==> job 1565: inputs <==
==> flow/design.v (excerpt) <==
module mat_mul #
	(
        parameter integer DIM_LOG = 2,     
        parameter integer DIM = 2**DIM_LOG,
        parameter integer SIZE = DIM*DIM,
        parameter integer SIZE_LOG = 2*DIM_LOG,
        parameter integer DATA_WIDTH = 32
    )
    (
		input wire  s00_axi_aclk,
		input wire  s00_axi_aresetn,
		output wire  s00_axis_tready,
		input wire [DATA_WIDTH-1 : 0] s00_axis_tdata,
		input wire  s00_axis_tlast,
        input wire  s00_axis_tvalid,
		output wire  m00_axis_tvalid,
        output wire [DATA_WIDTH-1 : 0] m00_axis_tdata,
        output wire [(DATA_WIDTH/8)-1 : 0] m00_axis_tstrb,
        output wire  m00_axis_tlast,
        input wire  m00_axis_tready,
        input wire sel,
        input wire start
    );
	reg busy;               
	reg item_done;          
	reg matrix_done;        
	reg start_transfer;     
	reg transfer;           
	reg last_transfer;      
	reg mac_enable;         
    reg [DATA_WIDTH-1 : 0] mem_A [0 : SIZE-1];  
    reg [DATA_WIDTH-1 : 0] mem_B [0 : SIZE-1];  
    reg [DATA_WIDTH-1 : 0] mem_R [0 : SIZE-1];  
    reg [DATA_WIDTH-1 : 0] mat_A;    
  ...
clock: 3.8 ns
lec_check: 0
abc_area: 0
cap_margin: 20
core_aspect_ratio: 1.57
core_margin: 2
core_utilization: 72
cts_cluster_diameter: 243
gpl_routability_driven: 1
hold_slack_margin: 0.05
max_routing_layer: met4
place_density_lb_addon: 0.04
setup_slack_margin: 0.59
slew_margin: 20
run.sh (not shown) runs the stock make flow with config.mk's settings and CLKGATE_MAP_FILE=.
==> inputs of job 7054, as changes to job 1565 <==
==> flow/config.mk (replaced) <==
export PLATFORM = sky130hd
export DESIGN_NAME = mat_mul
export DESIGN_NICKNAME = mat_mul
export VERILOG_FILES = /design/flow/design.v
export SDC_FILE = /design/flow/constraint.sdc
export NUM_CORES = 4
export LEC_CHECK = 0
export ABC_AREA = 0
export CAP_MARGIN = 20
export CORE_MARGIN = 2
export CORE_UTILIZATION = 72
export CTS_CLUSTER_SIZE = 90
export SLEW_MARGIN = 20
==> flow/constraint.sdc (replaced) <==
create_clock -name core_clock -period 5.9 [get_ports {s00_axi_aclk}]
set_input_delay 1.1800 -clock core_clock [delete_from_list [all_inputs] [get_ports {s00_axi_aclk}]]
set_output_delay 1.1800 -clock core_clock [all_outputs]
set_load 0.01 [all_outputs]
==> inputs of job 4186, as changes to job 1565 <==
==> flow/config.mk (replaced) <==
export PLATFORM = sky130hd
export DESIGN_NAME = mat_mul
export DESIGN_NICKNAME = mat_mul
export VERILOG_FILES = /design/flow/design.v
export SDC_FILE = /design/flow/constraint.sdc
export NUM_CORES = 4
export LEC_CHECK = 0
export ABC_AREA = 0
export CAP_MARGIN = 20
export CORE_MARGIN = 2
export CORE_UTILIZATION = 20
export GPL_ROUTABILITY_DRIVEN = 1
export HOLD_SLACK_MARGIN = 0.05
export PLACE_DENSITY_LB_ADDON = 0.03
export SETUP_SLACK_MARGIN = 0.07
export SLEW_MARGIN = 20
==> flow/constraint.sdc (replaced) <==
create_clock -name core_clock -period 6.58 [get_ports {s00_axi_aclk}]
set_input_delay 1.3160 -clock core_clock [delete_from_list [all_inputs] [get_ports {s00_axi_aclk}]]
set_output_delay 1.3160 -clock core_clock [all_outputs]
set_load 0.01 [all_outputs]
==> summary.txt <==
Status on the layout run. The flow ran to the end, but the layout failed its checks. The layout checks failed on negative setup slack. Final number of setup-violating endpoints landed at 476. Clock skew landed at 0.0368 ns. Across all setup checks in the final design, the least slack found is -3.69 ns.
-- figures above: job 1565

==> summary.txt <==
Status on the layout run. The flow ran to the end, but the layout failed its checks. Across all setup checks in the final design, the least slack found is -0.730 ns. The report lists the violated layout checks as negative setup slack. Endpoints with negative setup slack in the final report add up to 271. Hold violation total from the final report landed at 0.
-- figures above: job 4186

==> summary.txt <==
Status on the layout run. Least setup slack across all paths after layout landed at -1.22 ns. Count of TritonRoute iterations in the first routing pass landed at 8. Per the layout area report, the combinational fraction of cell area is 0.305. Filler cell count landed at 4983. Per the OpenROAD floorplan log, the height of the die is 337 microns. Failing layout checks were recorded as negative setup slack. Area of the synthesized netlist per yosys stat landed at 79700 sq um. The final timing report counts setup violations totalling 373. Averaged over all synthesized cells, the footprint is 18.0 sq um. The run finished, with violations left.
-- figures above: job 7054


========
==> branch xenon: inputs <==
==> flow/design.v <==
`timescale 1ns / 1ps
module mat_mul #
	(
        parameter integer DIM_LOG = 2,     
        parameter integer DIM = 2**DIM_LOG,
        parameter integer SIZE = DIM*DIM,
        parameter integer SIZE_LOG = 2*DIM_LOG,
        parameter integer DATA_WIDTH = 32
    )
    (
		input wire  s00_axi_aclk,
		input wire  s00_axi_aresetn,
		output wire  s00_axis_tready,
		input wire [DATA_WIDTH-1 : 0] s00_axis_tdata,
		input wire  s00_axis_tlast,
        input wire  s00_axis_tvalid,
		output wire  m00_axis_tvalid,
        output wire [DATA_WIDTH-1 : 0] m00_axis_tdata,
        output wire [(DATA_WIDTH/8)-1 : 0] m00_axis_tstrb,
        output wire  m00_axis_tlast,
        input wire  m00_axis_tready,
        input wire sel,
        input wire start
    );
	reg busy;               
	reg item_done;          
	reg matrix_done;        
	reg start_transfer;     
	reg transfer;           
	reg last_transfer;      
	reg mac_enable;         
    reg [DATA_WIDTH-1 : 0] mem_A [0 : SIZE-1];  
    reg [DATA_WIDTH-1 : 0] mem_B [0 : SIZE-1];  
    reg [DATA_WIDTH-1 : 0] mem_R [0 : SIZE-1];  
    reg [DATA_WIDTH-1 : 0] mat_A;    
    reg [DATA_WIDTH-1 : 0] mat_B;    
    reg [DATA_WIDTH-1 : 0] mat_R;    
    reg [SIZE_LOG-1 : 0] addr_stream_in;     
    reg [SIZE_LOG-1 : 0] addr_stream_out;    
    wire [SIZE_LOG-1 : 0] addr_A;    
    wire [SIZE_LOG-1 : 0] addr_B;    
    reg [SIZE_LOG-1 : 0] addr_R;     
    reg [DIM_LOG-1 : 0] row_cnt;     
    reg [DIM_LOG-1 : 0] col_cnt;     
    reg [DIM_LOG-1 : 0] tmp_cnt;     
    wire [DATA_WIDTH-1 : 0] mad;     
    reg [DATA_WIDTH-1 : 0] mac;      
    assign s00_axis_tready = !busy && !transfer && !start_transfer;  
    always @ (posedge s00_axi_aclk) begin
        if (!s00_axi_aresetn || s00_axis_tlast)
            addr_stream_in <= 0;
        else if (s00_axis_tready && s00_axis_tvalid)  
            addr_stream_in <= addr_stream_in + 1 ;  
    end
    always @ (posedge s00_axi_aclk) begin 
        if (!busy && !transfer && !start_transfer && s00_axis_tready && s00_axis_tvalid && !sel)  
            mem_A [addr_stream_in] <= s00_axis_tdata;
        if (busy)  
            mat_A <= mem_A [addr_A];
    end
    always @ (posedge s00_axi_aclk) begin
        if (!busy && !transfer && !start_transfer && s00_axis_tready && s00_axis_tvalid && sel)  
            mem_B [addr_stream_in] <= s00_axis_tdata;
        if (busy)  
            mat_B <= mem_B [addr_B];
    end
    assign m00_axis_tstrb = 4'hf;    
    assign m00_axis_tdata = mat_R;        
    assign m00_axis_tlast = last_transfer;        
    assign m00_axis_tvalid = transfer;       
    wire load_R = start_transfer || (transfer && m00_axis_tready && !last_transfer);
    always @ (posedge s00_axi_aclk) begin
        if (!s00_axi_aresetn || busy )  
            addr_stream_out <= 0;
        else if (load_R)  
            addr_stream_out <= addr_stream_out + 1 ;  
    end
    always @ (posedge s00_axi_aclk) begin
        if (!s00_axi_aresetn)
            start_transfer <= 0;
        else
            start_transfer <= matrix_done ;  
    end
    always @ (posedge s00_axi_aclk) begin
        if (!s00_axi_aresetn || (last_transfer && m00_axis_tready) )  
            transfer <= 0;
        else if (start_transfer)  
            transfer <= 1;
    end
    always @ (posedge s00_axi_aclk) begin
        if (!s00_axi_aresetn)
            last_transfer <= 0;
        else if (load_R)
            last_transfer <= (addr_stream_out == SIZE - 1) ;
        else if (transfer && m00_axis_tready)
            last_transfer <= 0;  
    end
    always @ (posedge s00_axi_aclk) begin
        if (item_done)  
            mem_R [addr_R] <= mad;  
        if (load_R)  
            mat_R <= mem_R [addr_stream_out];
    end
    always @ (posedge s00_axi_aclk) begin
        if (!s00_axi_aresetn || matrix_done )  
            busy <= 0;
        else if (start)  
            busy <= 1'b1;
    end
    always @ (posedge s00_axi_aclk) begin
        if (!s00_axi_aresetn)
            item_done <= 0;
        else
            item_done <= (tmp_cnt == DIM - 1) ;  
    end
    always @ (posedge s00_axi_aclk) begin
        if (!s00_axi_aresetn)
            matrix_done <= 0;
        else
            matrix_done <= (col_cnt == DIM-1) && (row_cnt == DIM-1) && (tmp_cnt == DIM-1) ;  
    end
    always @ (posedge s00_axi_aclk) begin
        if (!s00_axi_aresetn || (tmp_cnt == DIM ) || start )  
            tmp_cnt <= 0;
        else if (busy)  
            tmp_cnt <= tmp_cnt + 1;
    end
    always @ (posedge s00_axi_aclk) begin
        if (!s00_axi_aresetn || col_cnt==DIM && tmp_cnt==DIM || start )  
            col_cnt <= 0;
        else if (tmp_cnt==DIM -1 && col_cnt<DIM)  
            col_cnt <= col_cnt + 1;
    end
    always @ (posedge s00_axi_aclk) begin
        if (!s00_axi_aresetn || row_cnt==DIM && col_cnt==DIM && tmp_cnt==DIM || start )  
            row_cnt <= 0;
        else if (tmp_cnt==DIM -1 && col_cnt==DIM-1 && row_cnt<DIM)  
            row_cnt <= row_cnt + 1;
    end
    assign addr_A = row_cnt * DIM + tmp_cnt ;  
    assign addr_B = tmp_cnt * DIM + col_cnt ;  
    always @ (posedge s00_axi_aclk) begin
        if (!s00_axi_aresetn || start)
            addr_R <= 0;
        else if (item_done)  
            addr_R <= addr_R + 1;  
    end
    assign mad = mat_A * mat_B + mac;
    always @ (posedge s00_axi_aclk) begin
       if (!s00_axi_aresetn || item_done || start )  
           mac <= 0;
       else if (mac_enable)
           mac <= mad ;  
    end
    always @ (posedge s00_axi_aclk) begin
       if (!s00_axi_aresetn)
           mac_enable <= 0;
       else
           mac_enable <= busy ;  
    end
endmodule
==> flow/run.sh <==
#!/bin/bash
# the make line also repeats each setting of config.mk as NAME=value (left out here)
make -C /OpenROAD-flow-scripts/flow DESIGN_CONFIG=/design/flow/config.mk WORK_HOME=/design/flow/orfs CLKGATE_MAP_FILE= finish
==> flow/config.mk <==
export PLATFORM = sky130hd
export DESIGN_NAME = mat_mul
export DESIGN_NICKNAME = mat_mul
export VERILOG_FILES = /design/flow/design.v
export SDC_FILE = /design/flow/constraint.sdc
export NUM_CORES = 4
export LEC_CHECK = 0
export ABC_AREA = 0
export CAP_MARGIN = 20
export CORE_MARGIN = 2
export CORE_UTILIZATION = 66
export GPL_ROUTABILITY_DRIVEN = 1
export HOLD_SLACK_MARGIN = 0.05
export PLACE_DENSITY_LB_ADDON = 0.03
export SETUP_SLACK_MARGIN = 0.07
export SLEW_MARGIN = 20
==> flow/constraint.sdc <==
create_clock -name core_clock -period 6.58 [get_ports {s00_axi_aclk}]
set_input_delay 1.3160 -clock core_clock [delete_from_list [all_inputs] [get_ports {s00_axi_aclk}]]
set_output_delay 1.3160 -clock core_clock [all_outputs]
set_load 0.01 [all_outputs]
==> branch violet (differences from branch xenon) <==
ABC_AREA = not set   (was 0)
CORE_UTILIZATION = 65   (was 66)
GPL_ROUTABILITY_DRIVEN = not set   (was 1)
HOLD_SLACK_MARGIN = not set   (was 0.05)
PLACE_DENSITY = 0.6   (was not set)
PLACE_DENSITY_LB_ADDON = not set   (was 0.03)
SETUP_SLACK_MARGIN = not set   (was 0.07)
==> flow/constraint.sdc (replaced) <==
create_clock -name core_clock -period 7.48 [get_ports {s00_axi_aclk}]
set_input_delay 1.4960 -clock core_clock [delete_from_list [all_inputs] [get_ports {s00_axi_aclk}]]
set_output_delay 1.4960 -clock core_clock [all_outputs]
set_load 0.01 [all_outputs]
==> summary of the runs <==
Synthesized cell count is the same in branch violet and branch xenon. In branch violet the global-route usage is lower than in branch xenon, by 2.3 points. Against branch xenon, the via count of branch violet is smaller by about 4%. Branch violet finished clean. Branch xenon finished but failed the layout checks on negative setup slack. Critical path depth is the same in branch violet and branch xenon. In branch xenon the first-iteration DRC count is higher than in branch violet, by 8.8%. Count of clock-buffer cells in the layout: branch violet is higher than branch xenon (15). Of branch violet and branch xenon, branch violet has the higher setup slack (gap 0.72 ns). Between branch violet and branch xenon, the lower wire length is in branch violet (gap 5.4%, measured against branch xenon).

========
==> 09-19: inputs <==
// mat_mul: RTL as listed in full above, without the edits since
Settings: LEC_CHECK=0, ABC_AREA=0, CAP_MARGIN=10, CORE_MARGIN=2, CORE_UTILIZATION=34, GPL_ROUTABILITY_DRIVEN=1, HOLD_SLACK_MARGIN=0.05, PLACE_DENSITY_LB_ADDON=0.13, SETUP_SLACK_MARGIN=0.07, SLEW_MARGIN=5; clock period 15.0 ns.
==> 04-06 (differences from 09-19) <==
CAP_MARGIN = 20   (was 10)
CORE_UTILIZATION = 72   (was 34)
CTS_CLUSTER_SIZE = 53   (was not set)
HOLD_SLACK_MARGIN = 0.29   (was 0.05)
PLACE_DENSITY_LB_ADDON = 0.03   (was 0.13)
SETUP_SLACK_MARGIN = 1.38   (was 0.07)
SLEW_MARGIN = 0   (was 5)
TNS_END_PERCENT = 5   (was not set)
==> flow/constraint.sdc (replaced) <==
create_clock -name core_clock -period 4.8 [get_ports {s00_axi_aclk}]
set_input_delay 0.9600 -clock core_clock [delete_from_list [all_inputs] [get_ports {s00_axi_aclk}]]
set_output_delay 0.9600 -clock core_clock [all_outputs]
set_load 0.01 [all_outputs]
==> notes <==
04-06 completed and failed the layout checks on negative setup slack. 09-19 passed the timing, DRC and antenna checks.
In 09-19 the register-to-register slack is higher than in 04-06, by 8.8 ns.
In first-iteration DRC count, 04-06 is at 2.6 times the value of 09-19.
Against 09-19, the setup slack of 04-06 is worse by 8.8 ns.
In 09-19 the clock skew is higher than in 04-06, by 0.066 ns.
Against 09-19, the global-route usage of 04-06 is higher by 25 points.
Sequential cell count is the same in 04-06 and 09-19.

========
==> v21: inputs <==
Starts from the design.v that is shown in full above.
==> flow/config.mk <==
export PLATFORM = sky130hd
export DESIGN_NAME = mat_mul
export DESIGN_NICKNAME = mat_mul
export VERILOG_FILES = /design/flow/design.v
export SDC_FILE = /design/flow/constraint.sdc
export NUM_CORES = 4
export LEC_CHECK = 0
export CAP_MARGIN = 5
export CELL_PAD_IN_SITES_DETAIL_PLACEMENT = 1
export CELL_PAD_IN_SITES_GLOBAL_PLACEMENT = 1
export CORE_MARGIN = 2
export CORE_UTILIZATION = 30
export CTS_CLUSTER_SIZE = 25
export GPL_ROUTABILITY_DRIVEN = 1
export GPL_TIMING_DRIVEN = 0
export HOLD_SLACK_MARGIN = 0.08
export MIN_ROUTING_LAYER = met2
export PLACE_DENSITY_LB_ADDON = 0.18
export SLEW_MARGIN = 20
export TNS_END_PERCENT = 40
==> flow/constraint.sdc <==
create_clock -name core_clock -period 6.76 [get_ports {s00_axi_aclk}]
set_input_delay 1.3520 -clock core_clock [delete_from_list [all_inputs] [get_ports {s00_axi_aclk}]]
set_output_delay 1.3520 -clock core_clock [all_outputs]
set_load 0.01 [all_outputs]
==> inputs of v20, as changes to v21 <==
==> flow/config.mk (replaced) <==
export PLATFORM = sky130hd
export DESIGN_NAME = mat_mul
export DESIGN_NICKNAME = mat_mul
export VERILOG_FILES = /design/flow/design.v
export SDC_FILE = /design/flow/constraint.sdc
export NUM_CORES = 4
export LEC_CHECK = 0
export ABC_AREA = 1
export CAP_MARGIN = 20
export CORE_MARGIN = 2
export CORE_UTILIZATION = 70
export CTS_CLUSTER_SIZE = 93
export PLACE_DENSITY = 0.6
export SLEW_MARGIN = 20
==> flow/constraint.sdc (replaced) <==
create_clock -name core_clock -period 6.05 [get_ports {s00_axi_aclk}]
set_input_delay 1.2100 -clock core_clock [delete_from_list [all_inputs] [get_ports {s00_axi_aclk}]]
set_output_delay 1.2100 -clock core_clock [all_outputs]
set_load 0.01 [all_outputs]
==> inputs of v37, as changes to v21 <==
==> flow/config.mk (replaced) <==
export PLATFORM = sky130hd
export DESIGN_NAME = mat_mul
export DESIGN_NICKNAME = mat_mul
export VERILOG_FILES = /design/flow/design.v
export SDC_FILE = /design/flow/constraint.sdc
export NUM_CORES = 4
export LEC_CHECK = 0
export ABC_AREA = 0
export CAP_MARGIN = 20
export CORE_MARGIN = 2
export CORE_UTILIZATION = 70
export CTS_CLUSTER_SIZE = 21
export GPL_ROUTABILITY_DRIVEN = 1
export HOLD_SLACK_MARGIN = 0.05
export PLACE_DENSITY_LB_ADDON = 0.03
export SETUP_SLACK_MARGIN = 0.07
export SLEW_MARGIN = 20
==> flow/constraint.sdc (replaced) <==
create_clock -name core_clock -period 6.58 [get_ports {s00_axi_aclk}]
set_input_delay 1.3160 -clock core_clock [delete_from_list [all_inputs] [get_ports {s00_axi_aclk}]]
set_output_delay 1.3160 -clock core_clock [all_outputs]
set_load 0.01 [all_outputs]
==> flow_summary_export.csv <==
group,metric,value,unit
run_status,outcome,"complete, but fails checks",
run_status,failed_checks,"setup timing",
sta,finalSetupViolCount,374,
worst_setup_path,crit_buf_inv,9,
logic_synthesis,yosys_area,83700,um^2
sta,setup_ws,-825.6,ps
cells_and_area,num-multi-input-gates,3606,
# the run above: v20

==> flow_summary_export.csv <==
group,metric,value,unit
sta,finalSetupViolCount,290,
run_status,failed_checks,"setup timing",
logic_synthesis,yosys_area,79650,um^2
sta,setup_ws,-695.4,ps
worst_setup_path,crit_buf_inv,9,
run_status,outcome,"complete, but fails checks",
sta,final_max_slew_viol_count,0,
cells_and_area,num-multi-input-gates,2006,
# the run above: v37

==> flow_summary_export.csv <==
group,metric,value,unit
worst_setup_path,crit_buf_inv,7,
logic_synthesis,yosys_area,79650,um^2
cells_and_area,synthToLayoutAreaGrowth,19.86,%
sta,setup_ws,-913.1,ps
sta,finalSetupViolCount,239,
run_status,failed_checks,"setup timing",
cells_and_area,num-multi-input-gates,2004,
run_status,outcome,"complete, but fails checks",
# the run above: v21

